## cpu
module cpu #(  
	parameter ADDR_W = 12,
	parameter INST_W = 32,
	parameter DATA_W = 11
)(
    input                   i_clk,
    input                   i_rst_n,
    input                   i_i_valid_inst,  
    input  [ INST_W-1 : 0 ] i_i_inst,        
    input                   i_d_valid_data,  
    input  [ DATA_W-1 : 0 ] i_d_data,        
    output                  o_i_valid_addr,  
    output [ ADDR_W-1 : 0 ] o_i_addr,        
    output [ DATA_W-1 : 0 ] o_d_w_data,      
    output [ ADDR_W-1 : 0 ] o_d_w_addr,      
    output [ ADDR_W-1 : 0 ] o_d_r_addr,      
    output                  o_d_MemRead,     
    output                  o_d_MemWrite,    
    output                  o_finish
);
localparam ALU_ADD = 3'd0, ALU_SUB = 3'd1, ALU_XOR = 3'd2, ALU_OR = 3'd3,
           ALU_AND = 3'd4, ALU_SLL = 3'd5, ALU_SRL = 3'd6;
integer i;
reg  [ADDR_W-1:0] pc_r;
reg               o_i_valid_addr_r;
reg               branch_r;           
reg               stall_r;            
reg  [INST_W-1:0] hold_inst_r;
reg               done_r, done2_r, o_finish_r;
reg               rd_write_id_r, mem_read_id_r, mem_write_id_r, alu_src_id_r;
reg  [2:0]        alu_ctr_r;
reg  [4:0]        rs1_id_r, rs2_id_r, rd_id_r;
reg  [DATA_W-1:0] rs1_value_r, rs2_value_r;
reg  [ADDR_W-1:0] imm_r;
reg               rd_write_ex_r, mem_read_ex_r;
reg  [4:0]        rd_ex_r;
reg  [DATA_W-1:0] alu_out_r;
reg  [ADDR_W-1:0] o_d_addr_r;
reg  [DATA_W-1:0] o_d_data_r;
reg               o_d_MemRead_r, o_d_MemWrite_r;
reg               rd_write_mem_r, mem_read_mem_r;
reg  [4:0]        rd_mem_r;
reg  [DATA_W-1:0] alu_out_mem_r;
reg  [DATA_W-1:0] reg_file_r [1:31];
assign o_i_valid_addr = o_i_valid_addr_r;
assign o_i_addr       = pc_r;
assign o_d_w_addr     = o_d_addr_r;
  ...
Settings: LEC_CHECK=0, ABC_AREA=1, CAP_MARGIN=20, CORE_ASPECT_RATIO=0.5, CORE_MARGIN=2, CORE_UTILIZATION=72, CTS_CLUSTER_DIAMETER=280, CTS_CLUSTER_SIZE=99, PLACE_DENSITY=0.42, SETUP_SLACK_MARGIN=1.02, SLEW_MARGIN=20; clock period 4.34 ns.
run.sh (not shown) runs the stock make flow with config.mk's settings and CLKGATE_MAP_FILE=.
The first run aborted during global routing with GRT-0232.
Next try:
==> flow/config.mk (replaced) <==
export PLATFORM = sky130hd
export DESIGN_NAME = cpu
export DESIGN_NICKNAME = cpu
export VERILOG_FILES = /design/flow/design.v
export SDC_FILE = /design/flow/constraint.sdc
export NUM_CORES = 4
export LEC_CHECK = 0
export CAP_MARGIN = 20
export CORE_MARGIN = 2
export CORE_UTILIZATION = 40
export SLEW_MARGIN = 20
==> flow/constraint.sdc (replaced) <==
create_clock -name core_clock -period 7.66 [get_ports {i_clk}]
set_input_delay 1.5320 -clock core_clock [delete_from_list [all_inputs] [get_ports {i_clk}]]
set_output_delay 1.5320 -clock core_clock [all_outputs]
set_load 0.01 [all_outputs]
With this change the flow went through all stages and came out clean.
Die size came out higher by 70%.
Area after synthesis came out lower by 4.6%.
Synthesized cell count came out lower by 25%.
Next try:
--- a/flow/config.mk
+++ b/flow/config.mk
@@ -7,5 +7,12 @@
 export LEC_CHECK = 0
+export ABC_AREA = 0
 export CAP_MARGIN = 20
+export CELL_PAD_IN_SITES_GLOBAL_PLACEMENT = 0
 export CORE_MARGIN = 2
-export CORE_UTILIZATION = 40
+export CORE_UTILIZATION = 58
+export CTS_CLUSTER_DIAMETER = 186
+export GPL_ROUTABILITY_DRIVEN = 0
+export GPL_TIMING_DRIVEN = 1
+export MAX_ROUTING_LAYER = met4
+export PLACE_DENSITY = 0.52
 export SLEW_MARGIN = 20
==> flow/constraint.sdc (replaced) <==
create_clock -name core_clock -period 4.77 [get_ports {i_clk}]
set_input_delay 0.9540 -clock core_clock [delete_from_list [all_inputs] [get_ports {i_clk}]]
set_output_delay 0.9540 -clock core_clock [all_outputs]
set_load 0.01 [all_outputs]
What happened:
- Now the flow finished with negative setup slack left
- die area shrinks by about 30%
- critical path depth grows by 4
- total power grows by 62%
- design area grows by 8.3%
- clock skew grows by 8.4 ps
- count of clock-buffer cells in the layout shrinks by 8
- non-clock buffer count grows by 342
- sequential share of layout area shrinks by 2.9 points

========
cpu again, from the RTL that the note above started with.
export LEC_CHECK = 0
export CAP_MARGIN = 20
export CORE_MARGIN = 2
export CORE_UTILIZATION = 40
export GPL_TIMING_DRIVEN = 0
export MIN_ROUTING_LAYER = met2
export SLEW_MARGIN = 20
create_clock -name core_clock -period 10.0 [get_ports {i_clk}]
The baseline stopped in global routing.
Rerun with:
CORE_UTILIZATION = 72   (was 40)
CTS_CLUSTER_SIZE = 10   (was default)
GPL_TIMING_DRIVEN = default   (was 0)
MIN_ROUTING_LAYER = default   (was met2)
SETUP_SLACK_MARGIN = 1.11   (was default)
TNS_END_PERCENT = 10   (was default)
clock period = 3.71 ns   (was 10.0 ns; I/O delays follow)
The new run stopped in global routing with GRT-0116; die area shrinks by 44%; synthesized area is unchanged; synthesized cell count does not change.
Power figures rest on the tool's default switching activity, not on a simulated workload.
